Design ULA_LCD, start of the top module:
module ULA_LCD(clk, rst, rs, rw, en, dados, SOMA, SUBT, MULT, IGUAL, A, B, sinalA, sinalB);
Size in the first run: ~12000 cells after synthesis, ~67000 sq um of cells after synthesis.
clock: 150.0 ns
lec_check: 0
abc_area: 1
cap_margin: 20
cell_pad_in_sites_detail_placement: 2
core_margin: 6
core_utilization: 50
cts_cluster_size: 89
gpl_timing_driven: 0
max_routing_layer: met5
place_density_lb_addon: 0.11
slew_margin: 20
run.sh (not shown) runs the stock make flow with config.mk's settings and CLKGATE_MAP_FILE=.
The baseline ended with an error in detailed placement (3_5_place_dp) (DPL-0033).
Rerun with:
Settings changed: CELL_PAD_IN_SITES_DETAIL_PLACEMENT 2 to default, CORE_MARGIN 6 to 2, CORE_UTILIZATION 50 to 72, CTS_CLUSTER_SIZE 89 to default, GPL_TIMING_DRIVEN 0 to default, MAX_ROUTING_LAYER met5 to default, PLACE_DENSITY_LB_ADDON 0.11 to default.
Clock period 150.0 ns to 126.0 ns, I/O delays scaled along.
Effect: Now the flow ran to the end with no violations. Synthesized area does not change. Die size is lower by 33%. Synthesized cell count stays the same.
Rerun with:
Settings changed: ABC_AREA 1 to default, CORE_UTILIZATION 72 to 71.
Outcome: The new run finished with timing, DRC and antenna clean. Die size shrinks by 9.3%. Wire length went down by 11%. Hold slack gains 38 ps. Global-route usage falls by 1.5 points. Final cell count came out lower by 28%. First-iteration DRC count fell by 24%. Utilization went down by 0.33 points. Design area is lower by 10%. Area after synthesis went down by 11%.
Rerun with:
Settings changed: CORE_UTILIZATION 71 to 40.
Clock period 126.0 ns to 120.0 ns, I/O delays scaled along.
What happened: Worst hold slack gets worse by 5.4 ps. Die area climbs by well over a third. Count of clock-buffer cells in the layout climbs by 6. Routed wire length rose by a few percent. Design area increases by a few percent. Clock skew fell by 12 ps. First-iteration DRC count fell by about a fifth.
Rerun with:
Settings changed: ABC_AREA from default to 1, CTS_CLUSTER_DIAMETER from default to 355, SLEW_MARGIN 20 to 0, TNS_END_PERCENT from default to 20.
Result: Via count rose by about 13%. Synthesized area rose by 12%. Global-route usage rose by 1.1 points.


ULA_LCD again, from the RTL that the note above started with.
==> flow/design.v (excerpt) <==
module ULA_LCD(clk, rst, rs, rw, en, dados, SOMA, SUBT, MULT, IGUAL, A, B, sinalA, sinalB);
make LEC_CHECK=0 CAP_MARGIN=20 CORE_MARGIN=2 CORE_UTILIZATION=72 CTS_CLUSTER_DIAMETER=229 CTS_CLUSTER_SIZE=55 PLACE_DENSITY_LB_ADDON=0.2 SLEW_MARGIN=20 finish   # period 71.4 ns
The first run aborted during clock tree synthesis.
==> next run, changes <==
- CORE_UTILIZATION: 72 -> 40
- CTS_CLUSTER_DIAMETER: 229 -> not set
- CTS_CLUSTER_SIZE: 55 -> not set
- PLACE_DENSITY_LB_ADDON: 0.2 -> not set
- clock period: 71.4 -> 114.0 ns (I/O delays scaled with it)
What happened:
- This time the run finished clean
- synthesized area stays the same
- die size goes up by well over a third
- synthesized cell count does not change
==> next run, changes <==
- CORE_UTILIZATION: 40 -> 13
- clock period: 114.0 -> 126.0 ns (I/O delays scaled with it)
The new run passed the timing, DRC and antenna checks.
Worst setup slack improves by 1.9 ns.
Routed wire length is lower by 0.80%.
Area after synthesis is unchanged.
Clock skew stays flat.
Global-route usage shrinks by 17 points.
==> next run, changes <==
- CORE_UTILIZATION: 13 -> 72
- CTS_CLUSTER_SIZE: not set -> 55
- clock period: 126.0 -> 75.7 ns (I/O delays scaled with it)
After rerunning: Now the flow did not get past global routing on GRT-0116. Synthesized area does not change. Die size fell by 82%. Synthesized cell count is unchanged.
==> next run, changes <==
- CORE_UTILIZATION: 72 -> 66
- CTS_CLUSTER_SIZE: 55 -> not set
- clock period: 75.7 -> 96.2 ns (I/O delays scaled with it)
The new run finished clean.
Area after synthesis does not change.
Die area climbs by 9.0%.
Synthesized cell count is unchanged.


job 227:
Starting RTL as in the previous note.
clock: 120.0 ns
lec_check: 0
cap_margin: 15
cell_pad_in_sites_detail_placement: 0
cell_pad_in_sites_global_placement: 1
core_margin: 6
core_utilization: 33
cts_cluster_diameter: 214
cts_cluster_size: 16
hold_slack_margin: 0.03
min_routing_layer: met1
setup_slack_margin: 5.0
slew_margin: 20
Changes in job 7879 relative to job 227:
- clearing HOLD_SLACK_MARGIN, which used to be 0.03
- clearing MIN_ROUTING_LAYER, which used to be met1
- clearing CTS_CLUSTER_SIZE, which used to be 16
- swapping 6 for 2 in CORE_MARGIN
- clearing SETUP_SLACK_MARGIN, which used to be 5.0
- clearing CELL_PAD_IN_SITES_DETAIL_PLACEMENT, which used to be 0
- swapping 33 for 70 in CORE_UTILIZATION
- clearing CELL_PAD_IN_SITES_GLOBAL_PLACEMENT, which used to be 1
- clearing CTS_CLUSTER_DIAMETER, which used to be 214
- swapping 120.0 for 89.4 in the clock period (ns, I/O delays scaled along)
Results
The lower placer's final routability congestion estimate came out of job 227.
Combined buffer and inverter count along the critical path: higher on job 7879
Status for job 7879 and job 227: clean finish in job 227 only
## Diff of input files: job 252 against job 7879
- CAP_MARGIN now 20, was 15
- ABC_AREA now 1, previously not set
- CORE_UTILIZATION now 71, was 70
- the clock period (ns, I/O delays scaled along) now 106.0, was 89.4
Notes after the runs:
- The flow did not stop early for job 252: all stages ran, and the layout cleared the timing, DRC and antenna checks.
- Where wire length of the first global-routing pass is concerned, job 7879 is better than job 252.
- Going from job 7879 to job 252, clock buffer count decreased by 2 relative to the old numbers; slew at the pin closest to its max-slew limit lost 0.021 ns; die area went up; mapped cell area moved up.
diff inputs: job 252 => job 9546
- clearing ABC_AREA, which used to be 1
- swapping 71 for 46 in CORE_UTILIZATION
- swapping 106.0 for 114.0 in the clock period (ns, I/O delays scaled along)
==> results <==
In job 9546, the number of global-route vias before repair came out 12,200 below the value in job 252. Of job 9546 and job 252, the run reporting the lower worst hold path depth was job 9546. Compared job 9546 vs job 252, and average vias per placed instance is up in job 9546. The higher tapcell count of job 9546 and job 252 is in job 9546. In job 9546, worst setup slack after placement is lower than in job 252. Job 9546: routability congestion estimate from global placement lower than job 252. In job 9546, the portion of the post-synthesis area used by sequential elements came out 0.72 points above the value in job 252.
Edits applied to the flow inputs when going from job 9546 to job 8536:
- CORE_UTILIZATION: 46 -> 50
- the clock period (ns, I/O delays scaled along): 114.0 -> 63.4
--- outcome ---
Complete run, failing final checks: job 8536, reason negative setup slack.
Wire: job 8536 routes more than job 9546
Area growth from synthesis to final layout up 45 points in job 8536 wrt job 9546
The global-route met3 utilization in job 8536 sits 1.9 points above the value recorded for job 9546.


ULA_LCD again, from the RTL that the note above started with.
clock: 65.7 ns
lec_check: 0
abc_area: 1
cap_margin: 20
core_margin: 2
core_utilization: 72
cts_cluster_diameter: 184
cts_cluster_size: 98
place_density: 0.37
slew_margin: 20
tns_end_percent: 5
The baseline stopped in 5_1_grt (GRT-0232).
Rerun with:
Settings changed: CORE_UTILIZATION 72 to 58, CTS_CLUSTER_DIAMETER 184 to unset, CTS_CLUSTER_SIZE 98 to unset, HOLD_SLACK_MARGIN set to 0.29, PLACE_DENSITY 0.37 to unset.
Clock period 65.7 ns to 67.6 ns, I/O delays scaled along.
What happened:
- Now the flow finished but failed the layout checks on negative setup slack
- area after synthesis is unchanged
- die size rises by a quarter to a third
- synthesized cell count does not change
Rerun with:
Settings changed: CORE_UTILIZATION 58 to 71, HOLD_SLACK_MARGIN 0.29 to unset, TNS_END_PERCENT 5 to unset.
Clock period 67.6 ns to 79.4 ns, I/O delays scaled along.
- The changed run completed with no timing, DRC or antenna violations
- design area drops by roughly a tenth
- synthesized area is unchanged
- non-clock buffer count drops by 1266
- wire length drops by roughly a tenth
- setup slack gains 5700 ps
Rerun with:
Settings changed: ABC_AREA 1 to unset, CORE_UTILIZATION 71 to 57.
Clock period 79.4 ns to 95.6 ns, I/O delays scaled along.
Result: Routed wire length came out lower by 5.8%. Hold slack is better by 36 ps. Setup slack is worse by 1300 ps. Clock-buffer cell count came out lower by 6. Global-route usage came out lower by 6.3 points.


ULA_LCD again, from the RTL that the note above started with.
clock: 204.0 ns
lec_check: 0
abc_area: 1
cap_margin: 20
cell_pad_in_sites_global_placement: 0
core_margin: 2
core_utilization: 20
cts_cluster_size: 61
place_density_lb_addon: 0.26
slew_margin: 20
The baseline passed the timing, DRC and antenna checks.
==> next run, changes <==
- ABC_AREA: 1 -> not set
- CELL_PAD_IN_SITES_GLOBAL_PLACEMENT: 0 -> not set
- CORE_UTILIZATION: 20 -> 65
- CTS_CLUSTER_SIZE: 61 -> not set
- MAX_ROUTING_LAYER: not set -> met4
- PLACE_DENSITY_LB_ADDON: 0.26 -> not set
- clock period: 204.0 -> 90.9 ns (I/O delays scaled with it)
After rerunning:
- With this change the flow finished but failed the layout checks on negative setup slack
- final area is lower by 6.5%
- synthesized area is lower by 11%
- wire length is lower by 12%
- count of clock-buffer cells in the layout is lower by 8
- clock skew is higher by 0.026 ns
- setup slack degrades by 91 ns
- sequential share of layout area is higher by 0.38 points
- first-iteration DRC count is higher by 92%
==> next run, changes <==
- ABC_AREA: not set -> 1
- CORE_UTILIZATION: 65 -> 71
- CTS_CLUSTER_DIAMETER: not set -> 230
- clock period: 90.9 -> 63.4 ns (I/O delays scaled with it)
What happened:
- The new run ended with an error in global routing, error GRT-0116
- synthesized cell count went up by 40%
- die area went up by 2.5%
- synthesized area went up by 12%


## v42
Starting RTL as in the previous note.
clock: 178.0 ns
lec_check: 0
cap_margin: 5
cell_pad_in_sites_detail_placement: 1
cell_pad_in_sites_global_placement: 2
core_aspect_ratio: 1.88
core_margin: 2
core_utilization: 28
max_routing_layer: met5
min_routing_layer: met1
place_density_lb_addon: 0.09
setup_slack_margin: 5.0
slew_margin: 5
v42 has completed all stages; timing, DRC and antenna checks passed.
### v42 -> v32
Settings: HOLD_SLACK_MARGIN: unset -> 0.03; CORE_UTILIZATION: 28 -> 33; CORE_ASPECT_RATIO: 1.88 -> unset; CAP_MARGIN: 5 -> 20; SLEW_MARGIN: 5 -> 30; PLACE_DENSITY_LB_ADDON: 0.09 -> unset; MAX_ROUTING_LAYER: met5 -> unset; CELL_PAD_IN_SITES_DETAIL_PLACEMENT: 1 -> 2; CTS_CLUSTER_SIZE: unset -> 16; the clock period (ns, I/O delays scaled along): 178.0 -> 120.0.
==> results <==
On tightest hold margin, v42 tracks v32 almost exactly. Diff v42 -> v32: count of cell instances traversed by the critical path down 0.94%, met2 wirelength from detailed routing down about 23%. Comparing v32 against v42, there is no change at all in total number of sequential cells. Row met1 layer usage reported by global route: v32 higher / v42 lower. In v32 the global-route usage turned out 1.6 points higher than in v42. The total length of routed met3 wires in v32 is 1.09 times that in v42. Compared to v42, v32 has clock buffer instance count of the final layout 7 lower. Higher worst setup slack was reported by v42, not v32. v42 ended up with B[2] as its critical path startpoint; v32 ended up with B[5].
Here is what was changed in the inputs of v36 compared with v32.
Settings: clearing HOLD_SLACK_MARGIN, which used to be 0.03; clearing SETUP_SLACK_MARGIN, which used to be 5.0; clearing CTS_CLUSTER_SIZE, which used to be 16; putting CORE_ASPECT_RATIO at 1.91 where nothing was set; swapping 33 for 44 in CORE_UTILIZATION; clearing CELL_PAD_IN_SITES_DETAIL_PLACEMENT, which used to be 2; putting TNS_END_PERCENT at 95 where nothing was set; swapping 2 for 3 in CELL_PAD_IN_SITES_GLOBAL_PLACEMENT; putting PLACE_DENSITY_LB_ADDON at 0.05 where nothing was set; putting CTS_CLUSTER_DIAMETER at 355 where nothing was set; clearing MIN_ROUTING_LAYER, which used to be met1; swapping 30 for 40 in SLEW_MARGIN; putting ABC_AREA at 0 where nothing was set.
Notes after the runs:
Summary of v36 and v32: one run falls short of a clean finish, namely v36. v36 did not make it past global placement without I/O (3_1_place_gp_skip_io), where a tool error ended it. From v32 to v36 the numbers moved as follows: post-synthesis area per instance roughly the same; post-synthesis share of cell area spent on and, or, nand and nor gates roughly the same. Summary: area inside the core boundary, v36 better than v32. Reported for v36 and v32, number of distinct library cells after synthesis turned out identical to the last digit. v36 — width of the die about 37% lower, v32 as reference. Measured against each other, v36 and v32 differ in number of cell rows, the lower figure coming from v32. Diff v32..v36 | number of cells produced by synthesis | unchanged. Delta (v36 minus v32): starting density of the core now sits higher, chip footprint now sits lower, yosys synthesis chip area now sits at about the same level, compound-cell area share of the yosys netlist now sits at about the same level.
Input-level comparison between v29 and v36:
Settings: swapping 95 for 20 in TNS_END_PERCENT; clearing PLACE_DENSITY_LB_ADDON, which used to be 0.05; swapping 40 for 20 in SLEW_MARGIN; clearing CORE_ASPECT_RATIO, which used to be 1.91; clearing CELL_PAD_IN_SITES_GLOBAL_PLACEMENT, which used to be 3; clearing CTS_CLUSTER_DIAMETER, which used to be 355; swapping 0 for 1 in ABC_AREA; swapping 44 for 40 in CORE_UTILIZATION.
### Flow results
v29 finished every stage and its layout cleared the timing, DRC and antenna checks. In the flow results for v36 and v29, the floorplan core density is larger on v36. v36 ended up with AND-OR/OR-AND gates as its combinational family with the most area after synthesis; v29 ended up with simple AND/OR/NAND/NOR gates. Relative to v36, compound-gate portion of the synthesized area has decreased by 21 points in v29. v36 → v29: mapped cell area grew by about 12%; vertical die dimension shrank by 20%; number of cell rows shrank by 37. In v29 the area of the die turned out 23% higher than in v36.
What v18 does differently from v29 at the input level:
Settings: ABC_AREA: 1 -> unset; SLEW_MARGIN: 20 -> 30; MIN_ROUTING_LAYER: unset -> met2; CTS_CLUSTER_SIZE: unset -> 16; SETUP_SLACK_MARGIN: unset -> 5.0; TNS_END_PERCENT: 20 -> unset; HOLD_SLACK_MARGIN: unset -> 0.03; CELL_PAD_IN_SITES_DETAIL_PLACEMENT: unset -> 2.
[summary]
Flow for v18 halted at global routing (5_1_grt), error code GRT-0232.
Looking at main kind of combinational logic by area, the simple AND/OR/NAND/NOR gates result is from v29; the AND-OR/OR-AND gates one comes from v18.
In terms of effective utilization at floorplan, v18 and v29 differ only marginally.
Relative to v29, proportion of synthesized area in mux cells increased by 4.5 points in v18.
Pre-CTS setup slack: v18 worse than v29
Relative to v29, fraction of the yosys area taken by sequential cells increased by 0.72 points in v18.
Against v29, v18 comes in 29% lower on post-synthesis cell count.
For the floorplan die area, v18 came in 18000 um^2 lower than v29 did.


ULA_LCD again, from the RTL that the note above started with.
Settings: LEC_CHECK=0, ABC_AREA=1, CAP_MARGIN=20, CORE_MARGIN=2, CORE_UTILIZATION=72, CTS_CLUSTER_DIAMETER=207, CTS_CLUSTER_SIZE=32, MAX_ROUTING_LAYER=met4, SLEW_MARGIN=20; clock period 69.5 ns.
The first run stopped in global routing (5_1_grt) (ODB-0269).
==> next run, changes <==
CAP_MARGIN = 15   (was 20)
CORE_UTILIZATION = 71   (was 72)
CTS_CLUSTER_DIAMETER = unset   (was 207)
CTS_CLUSTER_SIZE = unset   (was 32)
clock period = 63.4 ns   (was 69.5 ns; I/O delays follow)
After rerunning: The changed run never finished: it broke off in global routing (5_1_grt), error GRT-0116. Die area grows by 1.4%. Synthesized area is unchanged. Synthesized cell count stays the same.


raven:
Starting RTL as in the previous note.
Design ULA_LCD, start of the top module:
module ULA_LCD(clk, rst, rs, rw, en, dados, SOMA, SUBT, MULT, IGUAL, A, B, sinalA, sinalB);
export LEC_CHECK = 0
export CAP_MARGIN = 20
export CELL_PAD_IN_SITES_DETAIL_PLACEMENT = 0
export CELL_PAD_IN_SITES_GLOBAL_PLACEMENT = 0
export CORE_ASPECT_RATIO = 0.9
export CORE_MARGIN = 2
export CORE_UTILIZATION = 72
export CTS_CLUSTER_DIAMETER = 314
export CTS_CLUSTER_SIZE = 34
export GPL_ROUTABILITY_DRIVEN = 0
export MAX_ROUTING_LAYER = met4
export PLACE_DENSITY_LB_ADDON = 0.0
export SETUP_SLACK_MARGIN = 5.0
export SLEW_MARGIN = 25
export TNS_END_PERCENT = 65
create_clock -name core_clock -period 94.3 [get_ports {clk}]
Stage in which a tool error killed raven: global routing (5_1_grt).
Modified inputs, maple compared to raven
- CORE_UTILIZATION changed from 72 to 60
- CTS_CLUSTER_DIAMETER removed (was 314)
- MAX_ROUTING_LAYER removed (was met4)
- CELL_PAD_IN_SITES_GLOBAL_PLACEMENT changed from 0 to 1
- CTS_CLUSTER_SIZE removed (was 34)
[summary]
maple: done, clean on timing, DRC and antenna
Between raven and maple, the share of flip-flops with an asynchronous set or reset figures differ only marginally.
Core area on maple is behind raven.
Reported for maple and raven, tally of unique sky130hd cells used after synthesis turned out identical to the last digit.
